==> flow/design.v <==
`default_nettype none
module MagComp
  #(parameter WIDTH = 30)
  (output logic AltB, AeqB, AgtB,
   input logic [WIDTH-1:0] A,
   input logic [WIDTH-1:0] B);
  assign AltB= (A<B);
  assign AgtB= (A>B);
  assign AeqB= (A==B);
endmodule : MagComp
module Adder
  #(parameter WIDTH = 30)
  (output logic [WIDTH:0] S,
   input logic add,
   input logic [WIDTH-1:0] A,
   input logic [WIDTH-1:0] B);
  assign S = add ? A+B : A-B;
endmodule : Adder
module Multiplier
  #(parameter WIDTH = 30)
  (output logic [(WIDTH*2)-1:0] S,
   input logic [WIDTH-1:0] A,
   input logic [WIDTH-1:0] B);
  assign S = A*B;
endmodule : Multiplier
module Mux2to1
  #(parameter WIDTH = 30)
  (output logic [WIDTH-1:0]Y,
   input logic S,
   input logic [WIDTH-1:0]I0,
   input logic [WIDTH-1:0]I1);
  assign Y=S?I1:I0;
endmodule : Mux2to1
module Register
  #(parameter WIDTH = 3)
  (input logic [WIDTH-1:0] D,
   input logic en, clear,
   input logic clock,
   output logic [WIDTH-1:0] Q);
  always_ff @(posedge clock)
    if (clear)
      Q <= 0;
    else if (en)
      Q <= D;
    else
      Q <= Q;
endmodule: Register
module Counter
  #(parameter WIDTH = 4)
  (input logic clock,
   input logic clear,
   input logic en,
   output logic [WIDTH-1:0] Q);
  always_ff @(posedge clock) begin
    if (clear) begin
      Q <= 0;
    end
    else if (en) begin
      Q <= Q + 1'b1;
    end
    else begin
      Q <= Q;
    end
  end
endmodule: Counter
module Synchronizer
  (input logic async,
   input logic clock,
   output logic sync);
  logic tmp1, tmp2;
  assign tmp2 = tmp1;
  always_ff @(posedge clock)
    tmp1 <= async;
  always_ff @(posedge clock)
    sync <= tmp2;
endmodule : Synchronizer
module ShiftRegister_8_128 
  (input logic [7:0] data_in,
   input logic en,
   input logic clock, rst,
   output logic [127:0] Q);
  always_ff @(posedge clock) begin
    if (rst) begin
      Q <= 128'b0;
    end
    else if (en) begin
      Q <= {Q[119:0],data_in};
    end
    else begin
      Q <= Q;
    end
  end
endmodule : ShiftRegister_8_128
module ShiftRegister_6_96
  (input logic [5:0] data_in,
   input logic en,
   input logic clock, rst,
   output logic [95:0] Q);
  always_ff @(posedge clock) begin
    if (rst) begin
      Q <= 96'b0;
    end
    else if (en) begin
      Q <= {Q[89:0],data_in};
    end
    else begin
      Q <= Q;
    end
  end
endmodule : ShiftRegister_6_96
module ShiftRegister_48_96
  (input logic [47:0] data_in,
   input logic en,
   input logic clock, rst,
   output logic [95:0] Q);
  always_ff @(posedge clock) begin
    if (rst) begin
      Q <= 96'b0;
    end
    else if (en) begin
      Q <= {Q[47:0],data_in};
    end
    else begin
      Q <= Q;
    end
  end
endmodule : ShiftRegister_48_96
module edge_detector (
    input logic signal,
    input logic clk,
    output logic pulse
);
    logic tmp1;
    always_ff @(posedge clk) begin
        tmp1<=signal;
    end
    assign pulse = (~tmp1)& signal;
endmodule: edge_detector
module ShiftRegister_12_96
  (input logic [11:0] data_in,
   input logic en,
   input logic clock, rst,
   output logic [95:0] Q);
  always_ff @(posedge clock) begin
    if (rst) begin
      Q <= 96'b0;
    end
    else if (en) begin
      Q <= {Q[83:0],data_in};
    end
    else begin
      Q <= Q;
    end
  end
endmodule : ShiftRegister_12_96
module ShiftRegister_20_160
  (input logic [19:0] data_in,
   input logic en,
   input logic clock, rst,
   output logic [159:0] Q);
  always_ff @(posedge clock) begin
    if (rst) begin
      Q <= 160'b0;
    end
    else if (en) begin
      Q <= {Q[149:0],data_in};
    end
    else begin
      Q <= Q;
    end
  end
endmodule : ShiftRegister_20_160
module ShiftRegister_96_96
  (input logic [95:0] data_in,
   input logic en,
   input logic clock, rst,
   output logic [95:0] Q);
  always_ff @(posedge clock) begin
    if (rst) begin
      Q <= 96'b0;
    end
    else if (en) begin
      Q <= data_in;
    end
    else begin
      Q <= Q;
    end
  end
endmodule : ShiftRegister_96_96
module ShiftRegister_160_160
  (input logic [159:0] data_in,
   input logic en,
   input logic clock, rst,
   output logic [159:0] Q);
  always_ff @(posedge clock) begin
    if (rst) begin
      Q <= 160'b0;
    end
    else if (en) begin
      Q <= data_in;
    end
    else begin
      Q <= Q;
    end
  end
endmodule : ShiftRegister_160_160
module ShiftRegister_80_160
  (input logic [79:0] data_in,
   input logic en,
   input logic clock, rst,
   output logic [159:0] Q);
  always_ff @(posedge clock) begin
    if (rst) begin
      Q <= 160'b0;
    end
    else if (en) begin
      Q <= {Q[79:0],data_in};
    end
    else begin
      Q <= Q;
    end
  end
endmodule : ShiftRegister_80_160
module ShiftRegister_40_160
  (input logic [39:0] data_in,
   input logic en,
   input logic clock, rst,
   output logic [159:0] Q);
  always_ff @(posedge clock) begin
    if (rst) begin
      Q <= 160'b0;
    end
    else if (en) begin
      Q <= {Q[119:0],data_in};
    end
    else begin
      Q <= Q;
    end
  end
endmodule : ShiftRegister_40_160
`default_nettype none
module Add_Path(input logic [63:0] mat_A, mat_B,
                input logic clk, rst, add_en,
                input logic sign,
                output logic [159:0] mat_out,
                output logic finish);
    logic shift_en;
    logic [19:0] shift_in;
    logic [4:0] add1_out, add2_out;
    logic [3:0] add1_in1, add1_in2, add2_in1, add2_in2;
    Adder #(4) add1 (.S(add1_out), .add(~sign), .A(add1_in1), .B(add1_in2));
    Adder #(4) add2 (.S(add2_out), .add(~sign), .A(add2_in1), .B(add2_in2));
    assign shift_in[19:10] = {5'b0, add1_out};
    assign shift_in[9:0] = {5'b0, add2_out};
    ShiftRegister_20_160 shift1 (.data_in(shift_in), .en(shift_en), .clock(clk), .rst(rst), .Q(mat_out));
    add_fsm fsm (.mat_A(mat_A), .mat_B(mat_B), .clk(clk), .rst(rst), .add_en(add_en),
                 .add1_in1(add1_in1), .add1_in2(add1_in2), .add2_in1(add2_in1), .add2_in2(add2_in2),
                 .shift_en(shift_en), .finish(finish));
endmodule : Add_Path
module add_fsm (input logic [63:0] mat_A, mat_B,
                input logic clk, rst, add_en,
                output logic [3:0] add1_in1, add1_in2, add2_in1, add2_in2,
                output logic shift_en, finish);
    logic [3:0] mat_A_1, mat_A_2, mat_A_3, mat_A_4;
    logic [3:0] mat_A_5, mat_A_6, mat_A_7, mat_A_8;
    logic [3:0] mat_A_9, mat_A_10, mat_A_11, mat_A_12;
    logic [3:0] mat_A_13, mat_A_14, mat_A_15, mat_A_16;
    logic [3:0] mat_B_1, mat_B_2, mat_B_3, mat_B_4;
    logic [3:0] mat_B_5, mat_B_6, mat_B_7, mat_B_8;
    logic [3:0] mat_B_9, mat_B_10, mat_B_11, mat_B_12;
    logic [3:0] mat_B_13, mat_B_14, mat_B_15, mat_B_16;
    assign mat_A_1 = mat_A[63:60];
    assign mat_A_2 = mat_A[59:56];
    assign mat_A_3 = mat_A[55:52];
    assign mat_A_4 = mat_A[51:48];
    assign mat_A_5 = mat_A[47:44];
    assign mat_A_6 = mat_A[43:40];
    assign mat_A_7 = mat_A[39:36];
    assign mat_A_8 = mat_A[35:32];
    assign mat_A_9 = mat_A[31:28];
    assign mat_A_10 = mat_A[27:24];
    assign mat_A_11 = mat_A[23:20];
    assign mat_A_12 = mat_A[19:16];
    assign mat_A_13 = mat_A[15:12];
    assign mat_A_14 = mat_A[11:8];
    assign mat_A_15 = mat_A[7:4];
    assign mat_A_16 = mat_A[3:0];
    assign mat_B_1 = mat_B[63:60];
    assign mat_B_2 = mat_B[59:56];
    assign mat_B_3 = mat_B[55:52];
    assign mat_B_4 = mat_B[51:48];
    assign mat_B_5 = mat_B[47:44];
    assign mat_B_6 = mat_B[43:40];
    assign mat_B_7 = mat_B[39:36];
    assign mat_B_8 = mat_B[35:32];
    assign mat_B_9 = mat_B[31:28];
    assign mat_B_10 = mat_B[27:24];
    assign mat_B_11 = mat_B[23:20];
    assign mat_B_12 = mat_B[19:16];
    assign mat_B_13 = mat_B[15:12];
    assign mat_B_14 = mat_B[11:8];
    assign mat_B_15 = mat_B[7:4];
    assign mat_B_16 = mat_B[3:0];
    enum logic [3:0] {S,A1,A2,A3,A4,A5,A6,A7,A8,E} cur_state, n_state;
    always_comb begin
        case(cur_state)
            S: begin
                add1_in1 = 4'b0;
                add1_in2 = 4'b0;
                add2_in1 = 4'b0;
                add2_in2 = 4'b0;
                shift_en = 1'b0;
                finish = 1'b0;
                if(add_en) begin
                    n_state = A1;
                end
                else begin
                    n_state = S;
                end
            end
            A1: begin
                add1_in1 = mat_A_1;
                add1_in2 = mat_B_1;
                add2_in1 = mat_A_2;
                add2_in2 = mat_B_2;
                shift_en = 1'b1;
                finish = 1'b0;
                n_state = A2;
            end
            A2: begin
                add1_in1 = mat_A_3;
                add1_in2 = mat_B_3;
                add2_in1 = mat_A_4;
                add2_in2 = mat_B_4;
                shift_en = 1'b1;
                finish = 1'b0;
                n_state = A3;
            end
            A3: begin
                add1_in1 = mat_A_5;
                add1_in2 = mat_B_5;
                add2_in1 = mat_A_6;
                add2_in2 = mat_B_6;
                shift_en = 1'b1;
                finish = 1'b0;
                n_state = A4;
            end
            A4: begin
                add1_in1 = mat_A_7;
                add1_in2 = mat_B_7;
                add2_in1 = mat_A_8;
                add2_in2 = mat_B_8;
                shift_en = 1'b1;
                finish = 1'b0;
                n_state = A5;
            end
            A5: begin
                add1_in1 = mat_A_9;
                add1_in2 = mat_B_9;
                add2_in1 = mat_A_10;
                add2_in2 = mat_B_10;
                shift_en = 1'b1;
                finish = 1'b0;
                n_state = A6;
            end
            A6: begin
                add1_in1 = mat_A_11;
                add1_in2 = mat_B_11;
                add2_in1 = mat_A_12;
                add2_in2 = mat_B_12;
                shift_en = 1'b1;
                finish = 1'b0;
                n_state = A7;
            end
            A7: begin
                add1_in1 = mat_A_13;
                add1_in2 = mat_B_13;
                add2_in1 = mat_A_14;
                add2_in2 = mat_B_14;
                shift_en = 1'b1;
                finish = 1'b0;
                n_state = A8;
            end
            A8: begin
                add1_in1 = mat_A_15;
                add1_in2 = mat_B_15;
                add2_in1 = mat_A_16;
                add2_in2 = mat_B_16;
                shift_en = 1'b1;
                finish = 1'b0;
                n_state = E;
            end
            E: begin
                add1_in1 = 4'b0;
                add1_in2 = 4'b0;
                add2_in1 = 4'b0;
                add2_in2 = 4'b0;
                shift_en = 1'b0;
                finish = 1'b1;
                n_state = E;
            end
            default: begin
                add1_in1 = 4'b0;
                add1_in2 = 4'b0;
                add2_in1 = 4'b0;
                add2_in2 = 4'b0;
                shift_en = 1'b0;
                finish = 1'b0;
                n_state = S;
            end
        endcase
    end
    always_ff @(posedge clk) begin
        if(rst)
            cur_state <= S;
        else
            cur_state <= n_state;
    end
endmodule : add_fsm
`default_nettype none
module Multiply_Path(input logic [63:0] mat_A, mat_B,
                     input logic clk, rst, mult_en,
                     output logic [159:0] mat_out,
                     output logic finish);
    logic [3:0] mult1_in1, mult1_in2;
    logic [7:0] mult1_out;
    logic [3:0] mult2_in1, mult2_in2;
    logic [7:0] mult2_out;
    logic [3:0] mult3_in1, mult3_in2;
    logic [7:0] mult3_out;
    logic [3:0] mult4_in1, mult4_in2;
    logic [7:0] mult4_out;
    logic [3:0] mult5_in1, mult5_in2;
    logic [7:0] mult5_out;
    logic [3:0] mult6_in1, mult6_in2;
    logic [7:0] mult6_out;
    logic [3:0] mult7_in1, mult7_in2;
    logic [7:0] mult7_out;
    logic [3:0] mult8_in1, mult8_in2;
    logic [7:0] mult8_out;
    logic [7:0] add_in1, add_in2, add_in3, add_in4;
    logic [9:0] add_out;
    logic [7:0] add_in5, add_in6, add_in7, add_in8;
    logic [9:0] add_out2;
    logic layer_1_en, layer_2_en;
    Multiplier #(4) mult1(.S(mult1_out),
                          .A(mult1_in1),
                          .B(mult1_in2));
    Multiplier #(4) mult2(.S(mult2_out),
                          .A(mult2_in1),
                          .B(mult2_in2));
    Multiplier #(4) mult3(.S(mult3_out),
                          .A(mult3_in1),
                          .B(mult3_in2));
    Multiplier #(4) mult4(.S(mult4_out),
                          .A(mult4_in1),
                          .B(mult4_in2));
    Multiplier #(4) mult5(.S(mult5_out),
                          .A(mult5_in1),
                          .B(mult5_in2));
    Multiplier #(4) mult6(.S(mult6_out),
                          .A(mult6_in1),
                          .B(mult6_in2));
    Multiplier #(4) mult7(.S(mult7_out),
                          .A(mult7_in1),
                          .B(mult7_in2));
    Multiplier #(4) mult8(.S(mult8_out),
                          .A(mult8_in1),
                          .B(mult8_in2));
    Register #(32) layer_1_reg(.D({mult1_out, mult2_out, mult3_out, mult4_out}),
                               .en(layer_1_en),
                               .clock(clk),
                               .clear(rst),
                               .Q({add_in1, add_in2, add_in3, add_in4}));
    Register #(32) layer_1_2_reg(.D({mult5_out, mult6_out, mult7_out, mult8_out}),
                                 .en(layer_1_en),
                                 .clock(clk),
                                 .clear(rst),
                                 .Q({add_in5, add_in6, add_in7, add_in8}));
    assign add_out = add_in1 + add_in2 + add_in3 + add_in4;
    assign add_out2 = add_in5 + add_in6 + add_in7 + add_in8;
    ShiftRegister_20_160 shift_register(.data_in({add_out, add_out2}),
                                      .en(layer_2_en),
                                      .clock(clk),
                                      .rst(rst),
                                      .Q(mat_out));
    mult_fsm fsm(.mat_A(mat_A),
                 .mat_B(mat_B),
                 .clk(clk),
                 .rst(rst),
                 .mult_en(mult_en),
                 .mult1_in1(mult1_in1),
                 .mult1_in2(mult1_in2),
                 .mult2_in1(mult2_in1),
                 .mult2_in2(mult2_in2),
                 .mult3_in1(mult3_in1),
                 .mult3_in2(mult3_in2),
                 .mult4_in1(mult4_in1),
                 .mult4_in2(mult4_in2),
                 .mult5_in1(mult5_in1),
                 .mult5_in2(mult5_in2),
                 .mult6_in1(mult6_in1),
                 .mult6_in2(mult6_in2),
                 .mult7_in1(mult7_in1),
                 .mult7_in2(mult7_in2),
                 .mult8_in1(mult8_in1),
                 .mult8_in2(mult8_in2),
                 .layer_1_en(layer_1_en),
                 .layer_2_en(layer_2_en),
                 .finish(finish));
endmodule : Multiply_Path
module mult_fsm(input logic [63:0] mat_A, mat_B,
                input logic clk, rst, mult_en,
                output logic [3:0] mult1_in1, mult1_in2,
                output logic [3:0] mult2_in1, mult2_in2,
                output logic [3:0] mult3_in1, mult3_in2,
                output logic [3:0] mult4_in1, mult4_in2,
                output logic [3:0] mult5_in1, mult5_in2,
                output logic [3:0] mult6_in1, mult6_in2,
                output logic [3:0] mult7_in1, mult7_in2,
                output logic [3:0] mult8_in1, mult8_in2,
                output logic layer_1_en, layer_2_en, finish);
    logic [3:0] mat_A_1, mat_A_2, mat_A_3, mat_A_4;
    logic [3:0] mat_A_5, mat_A_6, mat_A_7, mat_A_8;
    logic [3:0] mat_A_9, mat_A_10, mat_A_11, mat_A_12;
    logic [3:0] mat_A_13, mat_A_14, mat_A_15, mat_A_16;
    logic [3:0] mat_B_1, mat_B_2, mat_B_3, mat_B_4;
    logic [3:0] mat_B_5, mat_B_6, mat_B_7, mat_B_8;
    logic [3:0] mat_B_9, mat_B_10, mat_B_11, mat_B_12;
    logic [3:0] mat_B_13, mat_B_14, mat_B_15, mat_B_16;
    assign mat_A_1 = mat_A[63:60];
    assign mat_A_2 = mat_A[59:56];
    assign mat_A_3 = mat_A[55:52];
    assign mat_A_4 = mat_A[51:48];
    assign mat_A_5 = mat_A[47:44];
    assign mat_A_6 = mat_A[43:40];
    assign mat_A_7 = mat_A[39:36];
    assign mat_A_8 = mat_A[35:32];
    assign mat_A_9 = mat_A[31:28];
    assign mat_A_10 = mat_A[27:24];
    assign mat_A_11 = mat_A[23:20];
    assign mat_A_12 = mat_A[19:16];
    assign mat_A_13 = mat_A[15:12];
    assign mat_A_14 = mat_A[11:8];
    assign mat_A_15 = mat_A[7:4];
    assign mat_A_16 = mat_A[3:0];
    assign mat_B_1 = mat_B[63:60];
    assign mat_B_2 = mat_B[59:56];
    assign mat_B_3 = mat_B[55:52];
    assign mat_B_4 = mat_B[51:48];
    assign mat_B_5 = mat_B[47:44];
    assign mat_B_6 = mat_B[43:40];
    assign mat_B_7 = mat_B[39:36];
    assign mat_B_8 = mat_B[35:32];
    assign mat_B_9 = mat_B[31:28];
    assign mat_B_10 = mat_B[27:24];
    assign mat_B_11 = mat_B[23:20];
    assign mat_B_12 = mat_B[19:16];
    assign mat_B_13 = mat_B[15:12];
    assign mat_B_14 = mat_B[11:8];
    assign mat_B_15 = mat_B[7:4];
    assign mat_B_16 = mat_B[3:0];
    enum logic [4:0] {S,M1,M2A1,M3A2,M4A3,M5A4,M6A5,M7A6,M8A7,A8,E} cur_state, n_state;
    always_comb begin
        case(cur_state)
            S: begin
                mult1_in1 = 4'b0;
                mult1_in2 = 4'b0;
                mult2_in1 = 4'b0;
                mult2_in2 = 4'b0;
                mult3_in1 = 4'b0;
                mult3_in2 = 4'b0;
                mult4_in1 = 4'b0;
                mult4_in2 = 4'b0;
                mult5_in1 = 4'b0;
                mult5_in2 = 4'b0;
                mult6_in1 = 4'b0;
                mult6_in2 = 4'b0;
                mult7_in1 = 4'b0;
                mult7_in2 = 4'b0;
                mult8_in1 = 4'b0;
                mult8_in2 = 4'b0;
                layer_1_en = 1'b0;
                layer_2_en = 1'b0;
                finish = 1'b0;
                if(mult_en)
                    n_state = M1;
                else
                    n_state = S;
            end
            M1: begin
                mult1_in1 = mat_A_1;
                mult1_in2 = mat_B_1;
                mult2_in1 = mat_A_2;
                mult2_in2 = mat_B_5;
                mult3_in1 = mat_A_3;
                mult3_in2 = mat_B_9;
                mult4_in1 = mat_A_4;
                mult4_in2 = mat_B_13;
                mult5_in1 = mat_A_1;
                mult5_in2 = mat_B_2;
                mult6_in1 = mat_A_2;
                mult6_in2 = mat_B_6;
                mult7_in1 = mat_A_3;
                mult7_in2 = mat_B_10;
                mult8_in1 = mat_A_4;
                mult8_in2 = mat_B_14;
                layer_1_en = 1'b1;
                layer_2_en = 1'b0;
                finish = 1'b0;
                n_state = M2A1;
            end
            M2A1: begin
                mult1_in1 = mat_A_1;
                mult1_in2 = mat_B_3;
                mult2_in1 = mat_A_2;
                mult2_in2 = mat_B_7;
                mult3_in1 = mat_A_3;
                mult3_in2 = mat_B_11;
                mult4_in1 = mat_A_4;
                mult4_in2 = mat_B_15;
                mult5_in1 = mat_A_1;
                mult5_in2 = mat_B_4;
                mult6_in1 = mat_A_2;
                mult6_in2 = mat_B_8;
                mult7_in1 = mat_A_3;
                mult7_in2 = mat_B_12;
                mult8_in1 = mat_A_4;
                mult8_in2 = mat_B_16;
                layer_1_en = 1'b1;
                layer_2_en = 1'b1;
                finish = 1'b0;
                n_state = M3A2;
            end
            M3A2: begin
                mult1_in1 = mat_A_5;
                mult1_in2 = mat_B_1;
                mult2_in1 = mat_A_6;
                mult2_in2 = mat_B_5;
                mult3_in1 = mat_A_7;
                mult3_in2 = mat_B_9;
                mult4_in1 = mat_A_8;
                mult4_in2 = mat_B_13;
                mult5_in1 = mat_A_5;
                mult5_in2 = mat_B_2;
                mult6_in1 = mat_A_6;
                mult6_in2 = mat_B_6;
                mult7_in1 = mat_A_7;
                mult7_in2 = mat_B_10;
                mult8_in1 = mat_A_8;
                mult8_in2 = mat_B_14;
                layer_1_en = 1'b1;
                layer_2_en = 1'b1;
                finish = 1'b0;
                n_state = M4A3;
            end
            M4A3: begin
                mult1_in1 = mat_A_5;
                mult1_in2 = mat_B_3;
                mult2_in1 = mat_A_6;
                mult2_in2 = mat_B_7;
                mult3_in1 = mat_A_7;
                mult3_in2 = mat_B_11;
                mult4_in1 = mat_A_8;
                mult4_in2 = mat_B_15;
                mult5_in1 = mat_A_5;
                mult5_in2 = mat_B_4;
                mult6_in1 = mat_A_6;
                mult6_in2 = mat_B_8;
                mult7_in1 = mat_A_7;
                mult7_in2 = mat_B_12;
                mult8_in1 = mat_A_8;
                mult8_in2 = mat_B_16;
                layer_1_en = 1'b1;
                layer_2_en = 1'b1;
                finish = 1'b0;
                n_state = M5A4;
            end
            M5A4: begin
                mult1_in1 = mat_A_9;
                mult1_in2 = mat_B_1;
                mult2_in1 = mat_A_10;
                mult2_in2 = mat_B_5;
                mult3_in1 = mat_A_11;
                mult3_in2 = mat_B_9;
                mult4_in1 = mat_A_12;
                mult4_in2 = mat_B_13;
                mult5_in1 = mat_A_9;
                mult5_in2 = mat_B_2;
                mult6_in1 = mat_A_10;
                mult6_in2 = mat_B_6;
                mult7_in1 = mat_A_11;
                mult7_in2 = mat_B_10;
                mult8_in1 = mat_A_12;
                mult8_in2 = mat_B_14;
                layer_1_en = 1'b1;
                layer_2_en = 1'b1;
                finish = 1'b0;
                n_state = M6A5;
            end
            M6A5: begin
                mult1_in1 = mat_A_9;
                mult1_in2 = mat_B_3;
                mult2_in1 = mat_A_10;
                mult2_in2 = mat_B_7;
                mult3_in1 = mat_A_11;
                mult3_in2 = mat_B_11;
                mult4_in1 = mat_A_12;
                mult4_in2 = mat_B_15;
                mult5_in1 = mat_A_9;
                mult5_in2 = mat_B_4;
                mult6_in1 = mat_A_10;
                mult6_in2 = mat_B_8;
                mult7_in1 = mat_A_11;
                mult7_in2 = mat_B_12;
                mult8_in1 = mat_A_12;
                mult8_in2 = mat_B_16;
                layer_1_en = 1'b1;
                layer_2_en = 1'b1;
                finish = 1'b0;
                n_state = M7A6;
            end
            M7A6: begin
                mult1_in1 = mat_A_13;
                mult1_in2 = mat_B_1;
                mult2_in1 = mat_A_14;
                mult2_in2 = mat_B_5;
                mult3_in1 = mat_A_15;
                mult3_in2 = mat_B_9;
                mult4_in1 = mat_A_16;
                mult4_in2 = mat_B_13;
                mult5_in1 = mat_A_13;
                mult5_in2 = mat_B_2;
                mult6_in1 = mat_A_14;
                mult6_in2 = mat_B_6;
                mult7_in1 = mat_A_15;
                mult7_in2 = mat_B_10;
                mult8_in1 = mat_A_16;
                mult8_in2 = mat_B_14;
                layer_1_en = 1'b1;
                layer_2_en = 1'b1;
                finish = 1'b0;
                n_state = M8A7;
            end
            M8A7: begin
                mult1_in1 = mat_A_13;
                mult1_in2 = mat_B_3;
                mult2_in1 = mat_A_14;
                mult2_in2 = mat_B_7;
                mult3_in1 = mat_A_15;
                mult3_in2 = mat_B_11;
                mult4_in1 = mat_A_16;
                mult4_in2 = mat_B_15;
                mult5_in1 = mat_A_13;
                mult5_in2 = mat_B_4;
                mult6_in1 = mat_A_14;
                mult6_in2 = mat_B_8;
                mult7_in1 = mat_A_15;
                mult7_in2 = mat_B_12;
                mult8_in1 = mat_A_16;
                mult8_in2 = mat_B_16;
                layer_1_en = 1'b1;
                layer_2_en = 1'b1;
                finish = 1'b0;
                n_state = A8;
            end
            A8: begin
                mult1_in1 = 4'b0;
                mult1_in2 = 4'b0;
                mult2_in1 = 4'b0;
                mult2_in2 = 4'b0;
                mult3_in1 = 4'b0;
                mult3_in2 = 4'b0;
                mult4_in1 = 4'b0;
                mult4_in2 = 4'b0;
                mult5_in1 = 4'b0;
                mult5_in2 = 4'b0;
                mult6_in1 = 4'b0;
                mult6_in2 = 4'b0;
                mult7_in1 = 4'b0;
                mult7_in2 = 4'b0;
                mult8_in1 = 4'b0;
                mult8_in2 = 4'b0;
                layer_1_en = 1'b0;
                layer_2_en = 1'b1;
                finish = 1'b0;
                n_state = E;
            end
            E: begin
                mult1_in1 = 4'b0;
                mult1_in2 = 4'b0;
                mult2_in1 = 4'b0;
                mult2_in2 = 4'b0;
                mult3_in1 = 4'b0;
                mult3_in2 = 4'b0;
                mult4_in1 = 4'b0;
                mult4_in2 = 4'b0;
                mult5_in1 = 4'b0;
                mult5_in2 = 4'b0;
                mult6_in1 = 4'b0;
                mult6_in2 = 4'b0;
                mult7_in1 = 4'b0;
                mult7_in2 = 4'b0;
                mult8_in1 = 4'b0;
                mult8_in2 = 4'b0;
                layer_1_en = 1'b0;
                layer_2_en = 1'b0;
                finish = 1'b1;
                n_state = E;
            end
            default: begin
                mult1_in1 = 4'b0;
                mult1_in2 = 4'b0;
                mult2_in1 = 4'b0;
                mult2_in2 = 4'b0;
                mult3_in1 = 4'b0;
                mult3_in2 = 4'b0;
                mult4_in1 = 4'b0;
                mult4_in2 = 4'b0;
                mult5_in1 = 4'b0;
                mult5_in2 = 4'b0;
                mult6_in1 = 4'b0;
                mult6_in2 = 4'b0;
                mult7_in1 = 4'b0;
                mult7_in2 = 4'b0;
                mult8_in1 = 4'b0;
                mult8_in2 = 4'b0;
                layer_1_en = 1'b0;
                layer_2_en = 1'b0;
                finish = 1'b0;
                n_state = S;
            end
        endcase
    end
    always_ff @(posedge clk) begin
        if(rst)
            cur_state <= S;
        else
            cur_state <= n_state;
    end
endmodule : mult_fsm
`default_nettype none
module Matrix_Calculator 
    (input logic [7:0] data_in,
     input logic enter, sw,
     input logic [1:0] operation,
     input logic clk, rst,
     output logic [4:0] data_out,
     output logic finish, error,
     output logic [3:0] index);
    logic input_en;
    logic[127:0] input_matrix;
    logic[1:0] input_op;
    logic[159:0] add_output, mul_output;
    logic[159:0] selected_output;
    logic[63:0] input_matrix_A, input_matrix_B;
    logic add_en, mul_en;
    logic add_finish, mul_finish;
    logic switch_pulse, enter_pulse;
    assign input_matrix_A = input_matrix[127:64];
    assign input_matrix_B = input_matrix[63:0];
    ShiftRegister_8_128 shift_register(.data_in(data_in),
                                      .en(enter_pulse && input_en),
                                      .clock(clk),
                                      .rst(rst),
                                      .Q(input_matrix));
    Register #(2) op_reg(.D(operation),
                         .en(enter_pulse && input_en),
                         .clock(clk),
                         .clear(rst),
                         .Q(input_op));
    Mux2to1 #(160) output_mux(.Y(selected_output),
                             .I1(add_output),
                             .I0(mul_output),
                             .S(input_op[1]));
    matrix_calc_fsm fsm(.clk(clk),
                        .rst(rst),
                        .enter(enter_pulse),
                        .add_finish(add_finish),
                        .mul_finish(mul_finish),
                        .finish(finish),
                        .input_op(input_op),
                        .input_en(input_en),
                        .error(error),
                        .mul_en(mul_en),
                        .add_en(add_en));
    Add_Path add_logic(.mat_A(input_matrix_A),
                       .mat_B(input_matrix_B),
                       .clk(clk),
                       .rst(rst),
                       .add_en(add_en),
                       .sign(input_op[0]),
                       .mat_out(add_output),
                       .finish(add_finish));
    Multiply_Path mul_logic(.mat_A(input_matrix_A),
                            .mat_B(input_matrix_B),
                            .clk(clk),
                            .rst(rst),
                            .mult_en(mul_en),
                            .mat_out(mul_output),
                            .finish(mul_finish));
    edge_detector sw_de(.clk(clk),
                        .signal(sw),
                        .pulse(switch_pulse));
    edge_detector ed_de(.clk(clk),
                        .signal(enter),
                        .pulse(enter_pulse));
    logic [4:0] index_count;
    Counter #(5) index_counter(.clock(clk),
                               .clear(rst),
                               .en(finish && switch_pulse),
                               .Q(index_count));
    assign index = index_count[4:1];
    always_comb begin
        case(index_count)
            5'b0000_0: data_out = selected_output[159:155];
            5'b0000_1: data_out = selected_output[154:150];
            5'b0001_0: data_out = selected_output[149:145];
            5'b0001_1: data_out = selected_output[144:140];
            5'b0010_0: data_out = selected_output[139:135];
            5'b0010_1: data_out = selected_output[134:130];
            5'b0011_0: data_out = selected_output[129:125];
            5'b0011_1: data_out = selected_output[124:120];
            5'b0100_0: data_out = selected_output[119:115];
            5'b0100_1: data_out = selected_output[114:110];
            5'b0101_0: data_out = selected_output[109:105];
            5'b0101_1: data_out = selected_output[104:100];
            5'b0110_0: data_out = selected_output[99:95];
            5'b0110_1: data_out = selected_output[94:90];
            5'b0111_0: data_out = selected_output[89:85];
            5'b0111_1: data_out = selected_output[84:80];
            5'b1000_0: data_out = selected_output[79:75];
            5'b1000_1: data_out = selected_output[74:70];
            5'b1001_0: data_out = selected_output[69:65];
            5'b1001_1: data_out = selected_output[64:60];
            5'b1010_0: data_out = selected_output[59:55];
            5'b1010_1: data_out = selected_output[54:50];
            5'b1011_0: data_out = selected_output[49:45];
            5'b1011_1: data_out = selected_output[44:40];
            5'b1100_0: data_out = selected_output[39:35];
            5'b1100_1: data_out = selected_output[34:30];
            5'b1101_0: data_out = selected_output[29:25];
            5'b1101_1: data_out = selected_output[24:20];
            5'b1110_0: data_out = selected_output[19:15];
            5'b1110_1: data_out = selected_output[14:10];
            5'b1111_0: data_out = selected_output[9:5];
            5'b1111_1: data_out = selected_output[4:0];
            default: data_out = 5'b0;
        endcase
    end
endmodule : Matrix_Calculator
module matrix_calc_fsm (input logic clk, rst,
                        input logic enter,
                        input logic [1:0] input_op,
                        input logic add_finish, mul_finish,
                        output logic finish,
                        output logic input_en, error,
                        output logic mul_en, add_en);
    enum logic [4:0] {S,S1,S2,S3,S4,S5,S6,S7,S8,
                      S9,S10,S11,S12,S13,S14,S15,S16,
                      M,A,E,F} cur_state, n_state;
    always_comb begin
        case(cur_state)
            S: begin
                input_en = 1'b1;
                error = 1'b0;
                mul_en = 1'b0;
                add_en = 1'b0;
                finish = 1'b0;
                if(enter) begin
                    n_state = S1;
                end
                else begin
                    n_state = S;
                end
            end
            S1: begin
                input_en = 1'b1;
                error = 1'b0;
                mul_en = 1'b0;
                add_en = 1'b0;
                finish = 1'b0;
                if(enter) begin
                    n_state = S2;
                end
                else begin
                    n_state = S1;
                end
            end
            S2: begin
                input_en = 1'b1;
                error = 1'b0;
                mul_en = 1'b0;
                add_en = 1'b0;
                finish = 1'b0;
                if(enter) begin
                    n_state = S3;
                end
                else begin
                    n_state = S2;
                end
            end
            S3: begin
                input_en = 1'b1;
                error = 1'b0;
                mul_en = 1'b0;
                add_en = 1'b0;
                finish = 1'b0;
                if(enter) begin
                    n_state = S4;
                end
                else begin
                    n_state = S3;
                end
            end
            S4: begin
                input_en = 1'b1;
                error = 1'b0;
                mul_en = 1'b0;
                add_en = 1'b0;
                finish = 1'b0;
                if(enter) begin
                    n_state = S5;
                end
                else begin
                    n_state = S4;
                end
            end
            S5: begin
                input_en = 1'b1;
                error = 1'b0;
                mul_en = 1'b0;
                add_en = 1'b0;
                finish = 1'b0;
                if(enter) begin
                    n_state = S6;
                end
                else begin
                    n_state = S5;
                end
            end
            S6: begin
                input_en = 1'b1;
                error = 1'b0;
                mul_en = 1'b0;
                add_en = 1'b0;
                finish = 1'b0;
                if(enter) begin
                    n_state = S7;
                end
                else begin
                    n_state = S6;
                end
            end
            S7: begin
                input_en = 1'b1;
                error = 1'b0;
                mul_en = 1'b0;
                add_en = 1'b0;
                finish = 1'b0;
                if(enter) begin
                    n_state = S8;
                end
                else begin
                    n_state = S7;
                end
            end
            S8: begin
                input_en = 1'b1;
                error = 1'b0;
                mul_en = 1'b0;
                add_en = 1'b0;
                finish = 1'b0;
                if(enter) begin
                    n_state = S9;
                end
                else begin
                    n_state = S8;
                end
            end
            S9: begin
                input_en = 1'b1;
                error = 1'b0;
                mul_en = 1'b0;
                add_en = 1'b0;
                finish = 1'b0;
                if(enter) begin
                    n_state = S10;
                end
                else begin
                    n_state = S9;
                end
            end
            S10: begin
                input_en = 1'b1;
                error = 1'b0;
                mul_en = 1'b0;
                add_en = 1'b0;
                finish = 1'b0;
                if(enter) begin
                    n_state = S11;
                end
                else begin
                    n_state = S10;
                end
            end
            S11: begin
                input_en = 1'b1;
                error = 1'b0;
                mul_en = 1'b0;
                add_en = 1'b0;
                finish = 1'b0;
                if(enter) begin
                    n_state = S12;
                end
                else begin
                    n_state = S11;
                end
            end
            S12: begin
                input_en = 1'b1;
                error = 1'b0;
                mul_en = 1'b0;
                add_en = 1'b0;
                finish = 1'b0;
                if(enter) begin
                    n_state = S13;
                end
                else begin
                    n_state = S12;
                end
            end
            S13: begin
                input_en = 1'b1;
                error = 1'b0;
                mul_en = 1'b0;
                add_en = 1'b0;
                finish = 1'b0;
                if(enter) begin
                    n_state = S14;
                end
                else begin
                    n_state = S13;
                end
            end
            S14: begin
                input_en = 1'b1;
                error = 1'b0;
                mul_en = 1'b0;
                add_en = 1'b0;
                finish = 1'b0;
                if(enter) begin
                    n_state = S15;
                end
                else begin
                    n_state = S14;
                end
            end
            S15: begin
                input_en = 1'b1;
                error = 1'b0;
                mul_en = 1'b0;
                add_en = 1'b0;
                finish = 1'b0;
                if(enter) begin
                    n_state = S16;
                end
                else begin
                    n_state = S15;
                end
            end
            S16: begin
                input_en = 1'b0;
                mul_en = 1'b0;
                add_en = 1'b0;
                finish = 1'b0;
                if (input_op == 2'b00) begin
                    n_state = M;
                    error = 1'b0;
                    mul_en = 1'b1;
                end
                else if (input_op[1] == 1'b1) begin
                    n_state = A;
                    error = 1'b0;
                    add_en = 1'b1;
                end
                else begin
                    n_state = F;
                    error = 1'b1;
                end
            end
            F: begin
                input_en = 1'b0;
                error = 1'b1;
                mul_en = 1'b0;
                add_en = 1'b0;
                finish = 1'b0;
                n_state = F;
            end
            M: begin
                input_en = 1'b0;
                mul_en = 1'b0;
                add_en = 1'b0;
                error = 1'b0;
                if (mul_finish) begin
                    n_state = E;
                    finish = 1'b1;
                end
                else begin
                    n_state = M;
                    finish = 1'b0;
                end
            end
            A: begin
                input_en = 1'b0;
                mul_en = 1'b0;
                add_en = 1'b0;
                error = 1'b0;
                if (add_finish) begin
                    n_state = E;
                    finish = 1'b1;
                end
                else begin
                    n_state = A;
                    finish = 1'b0;
                end
            end
            E: begin
                input_en = 1'b0;
                mul_en = 1'b0;
                add_en = 1'b0;
                error = 1'b0;
                finish = 1'b1;
                n_state = E;
            end
            default: begin
                input_en = 1'b0;
                mul_en = 1'b0;
                add_en = 1'b0;
                error = 1'b0;
                finish = 1'b0;
                n_state = S;
            end
        endcase
    end
    always_ff @(posedge clk) begin
        if(rst)
            cur_state <= S;
        else
            cur_state <= n_state;
    end
endmodule : matrix_calc_fsm
`default_nettype none
module my_chip (
    input logic [11:0] io_in,  
    output logic [11:0] io_out,  
    input logic clock,
    input logic reset  
);
    logic [7:0] data_in;
    logic enter, sw;
    logic rst;
    logic [1:0] operation;
    logic [4:0] data_out;
    logic finish, error;
    logic [3:0] index;
    Synchronizer sync1(.async(io_in[0]), .clock(clock), .sync(data_in[0]));
    Synchronizer sync2(.async(io_in[1]), .clock(clock), .sync(data_in[1]));
    Synchronizer sync3(.async(io_in[2]), .clock(clock), .sync(data_in[2]));
    Synchronizer sync4(.async(io_in[3]), .clock(clock), .sync(data_in[3]));
    Synchronizer sync5(.async(io_in[4]), .clock(clock), .sync(data_in[4]));
    Synchronizer sync6(.async(io_in[5]), .clock(clock), .sync(data_in[5]));
    Synchronizer sync7(.async(io_in[6]), .clock(clock), .sync(data_in[6]));
    Synchronizer sync8(.async(io_in[7]), .clock(clock), .sync(data_in[7]));
    Synchronizer sync9(.async(io_in[8]), .clock(clock), .sync(enter));
    Synchronizer sync10(.async(io_in[9]), .clock(clock), .sync(sw));
    Synchronizer sync11(.async(io_in[10]), .clock(clock), .sync(operation[0]));
    Synchronizer sync12(.async(io_in[11]), .clock(clock), .sync(operation[1]));
    Synchronizer sync13(.async(reset), .clock(clock), .sync(rst));
    assign io_out[4:0] = data_out[4:0];
    assign io_out[5] = finish;
    assign io_out[6] = error;
    assign io_out[10:7] = index[3:0];
    assign io_out[11] = 1'b0;
    Matrix_Calculator matrix_calculator(.data_in(data_in),
                                        .enter(enter),
                                        .sw(sw),
                                        .operation(operation), 
                                        .clk(clock), 
                                        .rst(rst), 
                                        .data_out(data_out), 
                                        .finish(finish), 
                                        .error(error), 
                                        .index(index));
endmodule
==> flow/run.sh <==
#!/bin/bash
# the make line also repeats each setting of config.mk as NAME=value (left out here)
make -C /OpenROAD-flow-scripts/flow DESIGN_CONFIG=/design/flow/config.mk WORK_HOME=/design/flow/orfs CLKGATE_MAP_FILE= finish
==> flow/config.mk <==
export PLATFORM = sky130hd
export DESIGN_NAME = my_chip
export DESIGN_NICKNAME = my_chip
export VERILOG_FILES = /design/flow/design.v
export SDC_FILE = /design/flow/constraint.sdc
export NUM_CORES = 4
export LEC_CHECK = 0
export ABC_AREA = 1
export CAP_MARGIN = 40
export CORE_ASPECT_RATIO = 1.41
export CORE_MARGIN = 2
export CORE_UTILIZATION = 72
export CTS_CLUSTER_DIAMETER = 45
export CTS_CLUSTER_SIZE = 10
export HOLD_SLACK_MARGIN = 0.3
export PLACE_DENSITY_LB_ADDON = 0.17
export SETUP_SLACK_MARGIN = 1.36
export SLEW_MARGIN = 20
export TNS_END_PERCENT = 5
==> flow/constraint.sdc <==
create_clock -name core_clock -period 4.57 [get_ports {clock}]
set_input_delay 0.9140 -clock core_clock [delete_from_list [all_inputs] [get_ports {clock}]]
set_output_delay 0.9140 -clock core_clock [all_outputs]
set_load 0.01 [all_outputs]
==> design notes, run 1 <==
The clock H-tree reported by CTS has 2 levels. For the total number of nets in the final design, the log shows 3,911. The run gives 37 for the number of warnings the tools reported.

The synthesized netlist devotes 1.44% of its cell area to XOR and XNOR gates. Counting flops with a built-in enable in the synthesized netlist gives 0. The floorplan report gives the top-level pin count as 26. The run gives 161 for the maximum number of pins on one net before global-route repair. Across the run, the number of max-cap violations was 0. The number of nets in the synthesized netlist is 3,938. Initial antenna violation count: 0.

The clock network burns 44.6% of the power. The final hold violation count recorded for this run is 0. The number of cells on the worst hold path is listed as 0. According to the timing report, the arrival time at the worst endpoint equals 4.01 ns.

The run finished with no timing, DRC or antenna violations. Per STA, the library cell used most along the worst path is sky130_fd_sc_hd__nand2_1. Among the non-sequential cells, simple AND/OR/NAND/NOR gates take the most area. Per the timing report, the most critical flop-to-flop path finishes at matrix_calculator.mul_logic.layer_1_reg.Q[15]. The internal power is 6.90 mW. The dominant register cell is sky130_fd_sc_hd__dfxtp_1.

Synthesis instantiated 44 different standard cells from the library. With the endpoint required time on the critical path at 5.04 ns, the multiplexer area fraction after synthesis is 0%. Classification of the worst setup path: flip-flop to flip-flop. The signal on the critical path passes through inv_2 -> nand2_2 -> inv_2 -> nand3_4 -> clkinvlp_4 -> o22ai_1 -> inv_1 -> nor2_1 -> fa_1 -> ha_1 -> ha_2 -> nand2_1 -> nand2_1 -> nand2_1 -> nand3_1 -> xor2_1 -> o21ai_0 -> inv_1. The slack of the worst reg-to-reg path was 1.04 ns; the sequential logic power was 4.59 mW. The tools report the final antenna-violating net count as 0. In the placement report, post-DP HPWL is listed as 52,500 um. The run gives 83 for the cell row count. Ranked by instance count, the synthesized netlist is headed by sky130_fd_sc_hd__nor2_1, sky130_fd_sc_hd__nand2_1, sky130_fd_sc_hd__dfxtp_1. The number of global-route vias before repair was 24,802; the number of placed instances, taps included was 4,052. The chip area came out at 38,800 sq um.

The STA report counts the stages on the worst setup path as 18. After routing the design area is 29,900 sq um. For this run, the register share of the synthesized area comes to 38.0%. The run gives 11 as the total of warnings raised by yosys. The pre-CTS setup slack is 0.732 ns, and the count of routing violations after the opening detailed-route iteration is 2,808. The slowest stage of the critical path belongs to the cell sky130_fd_sc_hd__fa_1.

The cell-mix breakdown from Yosys lists the simple-gate area share as 23.4%. After layout, the worst path uses 77.3% of the clock period. Per the post-synthesis stats, the area per cell is 7.18 sq um. The tools report the count of hold buffers inserted by post-cts repair as 0. The run gives 0.874 ns for the worst-margin pin slew.

Area of combinational cells with multiple inputs: 14,900 sq um. Per the gpl log, the routability congestion estimate is 1.00. In the final routed layout, each cell accounts on average for 19.1 um.

The combined area of all synthesized cells is 26,800 sq um. Per STA, the endpoint of the critical path is matrix_calculator.mul_logic.layer_1_reg.Q[15]. In this run the power density over the cells is 302 nW/um^2. The run gives 26,800 sq um for the summed standard-cell area reported by yosys.

Clock tree synthesis selected as its root buffer the cell sky130_fd_sc_hd__clkbuf_16. The run gives 4,175 for the filler-free cell count of the finished design. Per the detail_route report, the via count comes to 25,425. STA lists the maximum fanout along the critical path as 6.

Setup total negative slack on the finished layout was measured at 0 ns. The x dimension of the die came out at 166 um. The first global-routing pass estimated 125,000 um of wire. The tools report the worst setup slack after layout as 1.04 ns.

Cell type with the largest total area after synthesis: sky130_fd_sc_hd__dfxtp_1. The critical path buffer and inverter count came out at 5. Most numerous cell in the Yosys netlist: sky130_fd_sc_hd__nor2_1.

The design draws 9.01 mW. The synthesized flop and latch total is 509. Yosys stat counts 3,728 cells in the synthesized netlist. Timing startpoint of the critical path: matrix_calculator.mul_logic.fsm.cur_state[10]. Synthesis handed over a netlist of 3,728 instances. The final timing report lists a max-slew violation count of 0. After synthesis, the cell types taking the most area are sky130_fd_sc_hd__dfxtp_1, sky130_fd_sc_hd__nor2_1, sky130_fd_sc_hd__nand2_1, sky130_fd_sc_hd__o21ai_0, sky130_fd_sc_hd__ha_1.

The flow reports power dissipated in combinational cells as 0.393 mW. The routed design shows a via density per instance of 6.09. The fraction of the core area covered by cells at the end of the flow is 81.7%, and the largest buffer count on any clock path is 3.

For this run the aggregate overflow at the end of global routing stands at 0. The timing report attributes the biggest portion of critical-path delay to adder cells. Ranked by power, first place goes to registers.

In this run, the combinational gates consume 4.4% of the power. The final wirelength is 79,800 um, and the power attributed to the clock group is 4.02 mW. Setup repair after global routing could not meet its margin everywhere. The worst path in the final design needs a cycle of 3.53 ns, including I/O delays and setup. For the placeable core region, the log shows 36,600 sq um.

TritonCTS built the clock tree. The placement stage leaves a total instance area of 27,000 sq um. The layout report lists the combined flip-flop and latch area as 10,200 sq um. For hold timing, the worst endpoint is sync6.sync. Once the floorplan was initialized, standard cells occupied 73.3% of the core.

The count of input and output buffers came out at 24. The later pin in the worst-skew pair is clocked with a latency of 0.62 ns. The script extracted a net switching power of 2.11 mW. The run gives 38.0% for the fraction of post-synthesis cell area in the top cell type by area. Across all hold checks on the routed design, the worst slack comes to 0.324 ns. In this design, the stage delay of the slowest critical-path cell is 0.43 ns.

The tools report the hold path startpoint as sync6.tmp1. The worst register-to-register path depth is 18. The run gives 41.6% for the headroom to the max-slew limit. The sequential fraction of design power came out at 51.0%. STA classifies the critical path endpoint as a flip-flop.

The CTS buffer count is 58, and the leakage power total is 13.7 nW. Fraction of synthesis flops using an asynchronous set or reset pin: 0%. The tools report the worst-case vdd ir drop as 0.335 mV. For this design, the sink count on the clock tree is 509. Per the detail_route report, DRC violations left total 0.

The synthesized-area fraction occupied by ao, oa, aoi and oai cells was 16.9%. The die is 233 um tall. The cell-mix breakdown from Yosys lists the adder-cell area share as 11.0%. Note that the worst hold path type here is flip-flop to flip-flop. The power report shows net switching accounting for 23.4% of the total. The tools report the number of antenna cells inserted as 0. The fill cell instance count of the final layout came out at 2,447.

The first detailed-routing pass took 6 iterations. For this run, the final setup violation count is recorded as 0. STA classifies the critical path startpoint as a flip-flop. In the final run the clock tree shows a worst skew of 0.0429 ns. Derived from the worst setup path, the maximum achievable clock frequency is 0.283 GHz. Looking at the reg2reg group, the worst path starts from matrix_calculator.mul_logic.fsm.cur_state[10].

Compared with the post-synthesis result, the final layout area differs by 11.6%. The clock input transition at the sequential cells of the worst setup and hold paths came out at 0.06 ns. The aggregate global-route resource usage is 40.3%.
routing by layer:
layer / global-route usage [%] / up-vias / share of wire, %
li1: - / 11920 / -
met1: 42.6 / 11781 / 34
met3: 5.53 / 470 / 6.7
met5: 0 / - / 0
met4: 36.2 / 0 / 10
met2: 70.0 / 1254 / 49
area by class of cell:
cell class,instances,area share (%)
multi-input cells,2632,49.8
flip-flops and latches,509,34.2
inverters,383,5.01
clock buffers,60,4.95
repair buffers,115,3.80
well taps,467,1.96
clock inverters,7,0.260
repair inverters,2,0.0502
what timing repair did:
| action | in CTS | in global routing |
|---|---|---|
| resized | 208 | 41 |
| pin swaps | 37 | 13 |
| buffers inserted | 47 | 4 |
| cloned | 3 | 0 |
| endpoints found under the setup margin | 51 | 53 |
==> run 2, diff against run 1 <==
- ABC_AREA: 1 -> default
- CAP_MARGIN: 40 -> 20
- CORE_ASPECT_RATIO: 1.41 -> default
- CORE_UTILIZATION: 72 -> 40
- CTS_CLUSTER_DIAMETER: 45 -> default
- CTS_CLUSTER_SIZE: 10 -> default
- HOLD_SLACK_MARGIN: 0.3 -> default
- PLACE_DENSITY_LB_ADDON: 0.17 -> default
- SETUP_SLACK_MARGIN: 1.36 -> default
- TNS_END_PERCENT: 5 -> default
- clock period: 4.57 -> 10.0 ns (I/O delays scaled with it)
==> design notes, run 2 <==
The flow ran to the end and the layout has no timing, DRC or antenna violations. The run gives 28,100 sq um (was 29,900 sq um) as the design area. The total number of H-tree levels came out at 2 (unchanged).

Setup repair after global routing left no endpoint under its margin. Final worst-path cycle share: 67.2% (was 77.3%). The run gives 0.0374 ns (was 0.0429 ns) for the worst clock skew.

The run gives 0 (unchanged) for the remaining global-route overflow. Final hold violation count: 0 (unchanged). For the first-pass GRT wire length, the log shows 113,000 um (was 125,000 um). The tools report the total cell area at the placement stage as 26,100 sq um (was 27,000 sq um). The origin of the critical flop-to-flop path is matrix_calculator.mul_logic.fsm.cur_state[10] (unchanged). The timing startpoint of the critical path was matrix_calculator.index_counter.Q[4] (was matrix_calculator.mul_logic.fsm.cur_state[10]). Instance count of the mapped netlist: 3,131 (was 3,728).

The number of nets in the synthesized netlist is 3,341 (was 3,938), and the fraction of synthesized cell area in xor and xnor cells is 1.41% (was 1.44%). The tools report the internal power as 3.38 mW (was 6.90 mW). Maximum number of pins on one net before global-route repair: 103 (was 161). The capturing point of the worst reg2reg path was matrix_calculator.mul_logic.layer_1_2_reg.Q[31] (was matrix_calculator.mul_logic.layer_1_reg.Q[15]).

The tools report the via total after detailed routing as 21,666 (was 25,425). The signed area change from the synthesized netlist to the final layout works out to 10.4% (was 11.6%). With the clock latency reported for the late side of the worst-skew pair at 0.62 ns (about the same), the multiplexer area fraction after synthesis is 2.02% (was 0%).

The number of warnings the tools reported is 32 (was 37). For the leakage power total, the log shows 9.84 nW (was 13.7 nW). The tools report the final antenna-violating net count as 0 (unchanged).

The post-synth tally of flip-flops with integrated enable was 0 (unchanged). The run gives 25,400 sq um (was 26,800 sq um) for the summed standard-cell area reported by yosys. The logic depth of the worst register-to-register path came out at 15 (was 18). The most numerous cell in the Yosys netlist was sky130_fd_sc_hd__nand2_1 (was sky130_fd_sc_hd__nor2_1).

The run gives 2,103 (was 2,808) as the count of routing violations after the opening detailed-route iteration. The fill cell instance count of the final layout came out at 6,230 (was 2,447). The share of the yosys chip area belonging to registers was 40.1% (was 38.0%); the synthesized flop and latch total was 509 (unchanged). The logs give 20,718 (was 24,802) for the number of global-route vias before repair and 48,200 um (was 52,500 um) for the post-DP HPWL. The count of endpoints failing setup in the final report is 0 (unchanged).

The tools report the DRC violation count after routing as 0 (unchanged). The run gives 0% (unchanged) for the fraction of synthesis flops using an asynchronous set or reset pin. The combined area of all synthesized cells came out at 25,400 sq um (was 26,800 sq um). TritonCTS sink count: 509 (unchanged). The total cells reported by yosys after synthesis was 3,131 (was 3,728); the total number of nets in the final design was 3,238 (was 3,911). The largest power group was clock (was registers). The minimum clock period after layout was 6.72 ns; the final wirelength was 71,000 um (was 79,800 um). The post-synthesis area per instance came out at 8.12 sq um (was 7.18 sq um). The endpoint required time on the critical path came out at 8.00 ns (was 5.04 ns). Top cells, area: sky130_fd_sc_hd__dfxtp_1, sky130_fd_sc_hd__nand2_1, sky130_fd_sc_hd__a21oi_1, sky130_fd_sc_hd__ha_1, sky130_fd_sc_hd__fa_1 (was sky130_fd_sc_hd__dfxtp_1, sky130_fd_sc_hd__nor2_1, sky130_fd_sc_hd__nand2_1, sky130_fd_sc_hd__o21ai_0, sky130_fd_sc_hd__ha_1). The portion of total power attributed to combinational logic is 2.1% (was 4.4%).

The sequential fraction of design power was 47.4% (was 51.0%). The buffer cell driving the clock tree root was sky130_fd_sc_hd__clkbuf_16 (unchanged). Power per cell area: 154 nW/um^2 (was 302 nW/um^2). The cell with the biggest individual delay on the critical path is sky130_fd_sc_hd__dfxtp_1 (was sky130_fd_sc_hd__fa_1). List of most frequent post-synthesis cells: sky130_fd_sc_hd__nand2_1, sky130_fd_sc_hd__dfxtp_1, sky130_fd_sc_hd__a21oi_1 (was sky130_fd_sc_hd__nor2_1, sky130_fd_sc_hd__nand2_1, sky130_fd_sc_hd__dfxtp_1). With the clock input transition at the sequential cells of the worst setup and hold paths at 0.06 ns (about the same), the initial antenna violation count is 0 (unchanged). The count of pins on the block boundary is 26 (unchanged), and the total of warnings raised by yosys is 11 (unchanged). The worst-case vdd ir drop was 0.129 mV (was 0.335 mV).

The logs give 0 (unchanged) for the number of max-cap violations and 65,600 sq um (was 38,800 sq um) for the chip area. With the number of antenna cells inserted at 0 (unchanged), the simple logic cell fraction of the synthesized area is 20.7% (was 23.4%). The critical path arrival was 4.72 ns (was 4.01 ns).

The run gives 24 (was 6) for the highest net fanout along the worst path. The run gives 68 (was 44) as the tally of unique sky130hd cells used after synthesis. The hold path startpoint was sync2.tmp1 (was sync6.tmp1).

The average wire per standard cell was 18.1 um (was 19.1 um); the sum of negative setup slack was 0 ns (unchanged). The count of hold buffers inserted by post-cts repair is 0 (unchanged). The dominant register cell was sky130_fd_sc_hd__dfxtp_1 (unchanged).

The cell type with the largest total area after synthesis was sky130_fd_sc_hd__dfxtp_1 (unchanged). The maximum clock frequency was 0.149 GHz; the total number of cells along the worst setup path was 8 (was 18). The power attributed to the clock group is 2.18 mW (was 4.02 mW), and the sequential logic power is 2.05 mW (was 4.59 mW).

The run gives 0 (was 47) as the number of setup buffers added after CTS. CP cell instances: clkinv_1 -> ha_1 -> nor4_1 -> o311ai_0 -> a211oi_1 -> a222oi_1 -> o2111ai_1 -> clkdlybuf4s50_1 (was inv_2 -> nand2_2 -> inv_2 -> nand3_4 -> clkinvlp_4 -> o22ai_1 -> inv_1 -> nor2_1 -> fa_1 -> ha_1 -> ha_2 -> nand2_1 -> nand2_1 -> nand2_1 -> nand3_1 -> xor2_1 -> o21ai_0 -> inv_1). The switching power as a share of total power was 21.7% (was 23.4%); the slack of the worst reg-to-reg path was 5.58 ns (was 1.04 ns). The vertical die dimension was 256 um (was 233 um); the CTS buffer count was 54 (was 58).

Family of cells with the greatest summed delay on the critical path: AND-OR/OR-AND gates (was adder cells). The tools report the clock share of power as 50.5% (was 44.6%). The classification of the worst-slack hold path was flip-flop to flip-flop (unchanged).

The tools report the aggregate global-route resource usage as 21.1% (was 40.3%). The startpoint class of the critical path was a flip-flop (unchanged). TritonCTS built the clock tree. Category of the worst setup path capture point: an output pin (was a flip-flop). The first-pass iteration count of the detailed router is 6 (unchanged), and the cell row count is 92 (was 83).

The area of combinational cells with multiple inputs came out at 14,000 sq um (was 14,900 sq um). Capture point of the worst path: io_out[3] (was matrix_calculator.mul_logic.layer_1_reg.Q[15]). The fraction of post-synthesis cell area in the top cell type by area was 40.1% (was 38.0%); the post-detailed-route via-to-cell ratio was 5.53 (was 6.09). The routability-driven placement congestion ratio is 0.944 (was 1.00), and the synthesized-area fraction occupied by ao, oa, aoi and oai cells is 19.2% (was 16.9%). The run gives 40.4% (was 73.3%) as the fraction of the core area occupied by cells at floorplan. Main logic family after synthesis: simple AND/OR/NAND/NOR gates (unchanged). The run gives 10,200 sq um (about the same) for the storage element area. Classification of the worst setup path: flip-flop to output pin (was flip-flop to flip-flop). The end point of the most critical hold path was sync2.sync (was sync6.sync).

The number of cells upsized or downsized after cts is 0 (was 208), and the adder-cell share of the synthesized area is 11.6% (was 11.0%). The run gives 0.938 mW (was 2.11 mW) as the net switching component of the power. The run gives 28.1% (was 41.6%) for the headroom to the max-slew limit. Critical path buffer and inverter count: 2 (was 5). With the delay of the slowest cell on the worst path at 0.87 ns (was 0.43 ns), the count of input and output buffers is 24 (unchanged).

The run gives 0.0923 mW (was 0.393 mW) as the combinational-cell power consumption. Count of pins over their slew limit: 0 (unchanged). The x dimension of the die is 256 um (was 166 um). The tools report the largest buffer count on any clock path as 3 (unchanged). The worst hold path depth was 0 (unchanged); the placeable core region was 63,000 sq um (was 36,600 sq um). The worst-margin pin slew was 1.08 ns (was 0.874 ns).
-- run 2: stage by stage --
stage	utilization (%)	total power, mW	cells	hold WS, ns	setup WS, ns
floorplan	-	2.15	3131	0.310	5.85
global placement	41.5	2.18	3818	0.311	4.50
detailed placement	41.5	2.18	3818	0.312	4.17
CTS	44.6	4.36	3920	0.330	3.54
global route	44.6	4.45	3920	0.332	3.26
finish	44.6	4.32	3920	0.327	3.28
-- run 2: routing by layer --
| layer | share of wire, % | wire [um] | global-route usage, % | vias up |
|---|---|---|---|---|
| li1 | - | - | - | 10495 |
| met1 | 45 | 32000 | 28.6 | 10390 |
| met2 | 47 | 33200 | 34.5 | 651 |
| met3 | 5.2 | 3670 | 2.66 | 130 |
| met4 | 3.0 | 2160 | 7.39 | 0 |
| met5 | 0 | 0 | 0 | - |
-- run 2: layout make-up --
type,count,share of cell area [%]
multi-input combinational,2324,49.9
sequential,509,36.3
clock buffer,74,5.55
tap,846,3.77
timing repair buffer,71,2.11
clock inverter,28,1.43
inverter,68,0.909
==> run 3, diff against run 2 <==
- CAP_MARGIN: 20 -> 25
- CELL_PAD_IN_SITES_DETAIL_PLACEMENT: default -> 1
- CELL_PAD_IN_SITES_GLOBAL_PLACEMENT: default -> 3
- CORE_MARGIN: 2 -> 5
- CTS_CLUSTER_DIAMETER: default -> 111
- GPL_TIMING_DRIVEN: default -> 0
- MAX_ROUTING_LAYER: default -> met5
- MIN_ROUTING_LAYER: default -> met1
- TNS_END_PERCENT: default -> 45
- clock period: 10.0 -> 4.49 ns (I/O delays scaled with it)
==> design notes, run 3 <==
The run gives 3 (unchanged) for the largest buffer count on any clock path. For the leakage power total, the log shows 10.4 nW (was 9.84 nW). The classification of the worst setup path was flip-flop to output pin (unchanged).

The cell row count is 92 (unchanged). For the first-pass iteration count of the detailed router, the log shows 7 (was 6). The switching power as a share of total power was 22.9% (was 21.7%).

The main logic family after synthesis is simple AND/OR/NAND/NOR gates (unchanged). The placeable core region is 63,100 sq um (was 63,000 sq um). Count of pins on the block boundary: 26 (unchanged). The number of antenna cells inserted came out at 0 (unchanged). The run gives 262 um (was 256 um) for the x dimension of the die. The tools report the buffer cell driving the clock tree root as sky130_fd_sc_hd__clkbuf_16 (unchanged). The cell with the biggest individual delay on the critical path was sky130_fd_sc_hd__a222oi_1 (was sky130_fd_sc_hd__dfxtp_1). The tools report the number of nets in the synthesized netlist as 3,341 (unchanged). With the clock latency reported for the late side of the worst-skew pair at 0.64 ns (was 0.62 ns), the average wire per standard cell is 24.2 um (was 18.1 um). The post-DP HPWL came out at 76,300 um (was 48,200 um).

The critical path buffer and inverter count is 4 (was 2). The category of the worst setup path capture point is an output pin (unchanged). The total cell area at the placement stage is 26,800 sq um (was 26,100 sq um).

The post-synthesis area per instance was 8.12 sq um (unchanged). The instance count of the mapped netlist came out at 3,131 (unchanged). The cell type with the largest total area after synthesis is sky130_fd_sc_hd__dfxtp_1 (unchanged).

The end point of the most critical hold path was sync8.sync (was sync2.sync). TritonCTS built the clock tree. The total of warnings raised by yosys is 11 (unchanged). The sequential fraction of design power was 46.7% (was 47.4%). Origin of the critical flop-to-flop path: matrix_calculator.mul_logic.fsm.cur_state[1] (was matrix_calculator.mul_logic.fsm.cur_state[10]). The multiplexer area fraction after synthesis was 2.02% (unchanged). The aggregate global-route resource usage is 28.6% (was 21.1%). The sequential logic power was 4.55 mW (was 2.05 mW); the worst hold path depth was 0 (unchanged). The timing startpoint of the critical path was matrix_calculator.index_counter.Q[2] (was matrix_calculator.index_counter.Q[4]).

The run gives 23,464 (was 21,666) for the via total after detailed routing. The power per cell area is 330 nW/um^2 (was 154 nW/um^2). The critical path arrival came out at 3.55 ns (was 4.72 ns). The most numerous cell in the Yosys netlist is sky130_fd_sc_hd__nand2_1 (unchanged). The net switching component of the power was 2.23 mW (was 0.938 mW). With the fraction of synthesized cell area in xor and xnor cells at 1.41% (unchanged), the post-synth tally of flip-flops with integrated enable is 0 (unchanged). The worst clock skew was 0.0392 ns (was 0.0374 ns). With the synthesized-area fraction occupied by ao, oa, aoi and oai cells at 19.2% (unchanged), the vertical die dimension is 262 um (was 256 um).

The tools report the final wirelength as 100,000 um (was 71,000 um). List of most frequent post-synthesis cells: sky130_fd_sc_hd__nand2_1, sky130_fd_sc_hd__dfxtp_1, sky130_fd_sc_hd__a21oi_1 (unchanged). The final hold violation count came out at 0 (unchanged). The portion of total power attributed to combinational logic was 2.9% (was 2.1%).

The count of routing violations after the opening detailed-route iteration is 1,504 (was 2,103). Capturing point of the worst reg2reg path: matrix_calculator.mul_logic.layer_1_reg.Q[23] (was matrix_calculator.mul_logic.layer_1_2_reg.Q[31]). The number of placed instances, taps included came out at 4,009 (was 3,818). The tools report the TritonCTS sink count as 509 (unchanged). With the total number of cells along the worst setup path at 11 (was 8), the delay of the slowest cell on the worst path is 0.44 ns (was 0.87 ns).

The number of max-cap violations was 0 (unchanged). The chip area was 68,700 sq um (was 65,600 sq um); the fraction of synthesis flops using an asynchronous set or reset pin was 0% (unchanged). The clock input transition at the sequential cells of the worst setup and hold paths came out at 0.06 ns (about the same). The tools report the endpoint required time on the critical path as 3.59 ns (was 8.00 ns). The tools report the capture point of the worst path as io_out[3] (unchanged).

The run gives 0.13 ns (was 5.58 ns) for the slack of the worst reg-to-reg path. The count of input and output buffers was 24 (unchanged); the simple logic cell fraction of the synthesized area was 20.7% (unchanged). The smallest clock period supported by the final layout is computed as 4.45 ns. The run gives 0 (unchanged) for the DRC violation count after routing.

The logs give 0 (unchanged) for the count of pins over their slew limit and 29,600 sq um (was 28,100 sq um) for the design area. The number of warnings the tools reported was 33 (was 32). Setup repair after global routing could not meet its margin everywhere.

The classification of the worst-slack hold path is flip-flop to flip-flop (unchanged). The post-detailed-route via-to-cell ratio was 5.67 (was 5.53); the internal power was 7.52 mW (was 3.38 mW). The final worst-path cycle share came out at 99.1% (was 67.2%). The total number of nets in the final design was 3,461 (was 3,238). The flow ran to the end and the layout has no timing, DRC or antenna violations. The run gives 50.4% (was 50.5%) for the clock share of power. The worst-margin pin slew was 1.03 ns (was 1.08 ns). Power attributed to the clock group: 4.92 mW (was 2.18 mW). Startpoint class of the critical path: a flip-flop (unchanged).

The run gives 0 (unchanged) for the remaining global-route overflow. The fraction of the core area occupied by cells at floorplan is 40.3% (was 40.4%), and the fraction of post-synthesis cell area in the top cell type by area is 40.1% (unchanged). For the headroom to the max-slew limit, the log shows 31.5% (was 28.1%).

The sum of negative setup slack was 0 ns (unchanged). The total cells reported by yosys after synthesis is 3,131 (unchanged). The adder-cell share of the synthesized area works out to 11.6% (unchanged).

For the combined area of all synthesized cells, the log shows 25,400 sq um (unchanged). The number of global-route vias before repair was 24,429 (was 20,718); the logic depth of the worst register-to-register path was 16 (was 15). The highest net fanout along the worst path was 10 (was 24); the summed standard-cell area reported by yosys was 25,400 sq um (unchanged). The synthesized flop and latch total works out to 509 (unchanged). The run gives 2 (unchanged) for the total number of H-tree levels. Worst-case vdd ir drop: 0.292 mV (was 0.129 mV). The maximum clock frequency was 0.225 GHz; the signed area change from the synthesized netlist to the final layout was 16.3% (was 10.4%).

For the first-pass GRT wire length, the log shows 151,000 um (was 113,000 um). The run gives 0.282 mW (was 0.0923 mW) for the combinational-cell power consumption. The count of endpoints failing setup in the final report was 0 (unchanged). Largest power group: clock (unchanged).

The run gives 0 (unchanged) for the initial antenna violation count. The run gives 0.944 (about the same) for the routability-driven placement congestion ratio. The dominant register cell was sky130_fd_sc_hd__dfxtp_1 (unchanged). The hold path startpoint is sync8.tmp1 (was sync2.tmp1). The family of cells with the greatest summed delay on the critical path is AND-OR/OR-AND gates (unchanged).

CP cell instances: buf_6 -> buf_12 -> nand2_1 -> nor2_1 -> ha_1 -> clkbuf_8 -> a221oi_1 -> o211ai_1 -> a222oi_1 -> o2111ai_2 -> dlygate4sd2_1 (was clkinv_1 -> ha_1 -> nor4_1 -> o311ai_0 -> a211oi_1 -> a222oi_1 -> o2111ai_1 -> clkdlybuf4s50_1). The run gives 68 (unchanged) as the tally of unique sky130hd cells used after synthesis. The tools report the maximum number of pins on one net before global-route repair as 16 (was 103). Top cells, area: sky130_fd_sc_hd__dfxtp_1, sky130_fd_sc_hd__nand2_1, sky130_fd_sc_hd__a21oi_1, sky130_fd_sc_hd__ha_1, sky130_fd_sc_hd__fa_1 (unchanged). The CTS buffer count was 58 (was 54); the final antenna-violating net count was 0 (unchanged). The filler-free cell count of the finished design is 4,140 (was 3,920), and the share of the yosys chip area belonging to registers is 40.1% (unchanged).
==> run 3: repair_timing <==
item                       CTS  global route
hold buffers                 0             0
buffers inserted            16            19
gates resized               98            35
gates cloned                 0             0
pin swaps                   10            15
setup endpoints to repair   33            23
==> run 3: per-layer routing <==
metal / routed length [um] / GRT usage, % / vias to the layer above
met3: 4030 / 2.82 / 183
met4: 4120 / 10.8 / 0
met5: 0 / 0 / -
li1: - / - / 10978
met2: 48700 / 49.9 / 621
met1: 43200 / 36.7 / 11682
==> run 3: area by class of cell <==
class                      count  area, sq um
clock inverter                15          238
multi-input combinational   2324        14300
sequential                   509        10200
fill                        7609        33500
buffer                       223         1130
inverter                      68          259
timing repair buffer          67          663
tap                          846         1060
clock buffer                  88         1720
==> run 3: metrics by stage <==
| step | utilization (%) | total power, mW | setup WS [ns] | hold slack (ns) |
|---|---|---|---|---|
| final | 46.9 | 9.75 | 0.0387 | 0.327 |
| after global placement | 42.4 | 4.92 | -0.691 | 0.311 |
| after floorplan | - | 4.79 | 0.643 | 0.310 |
| after detailed placement | 42.5 | 4.93 | -0.593 | 0.315 |
| after global routing | 46.9 | 10.0 | -0.0244 | 0.332 |
| after CTS | 46.4 | 9.85 | 0.00624 | 0.329 |
No activity file was given, so power comes from the tool's default toggle rates.
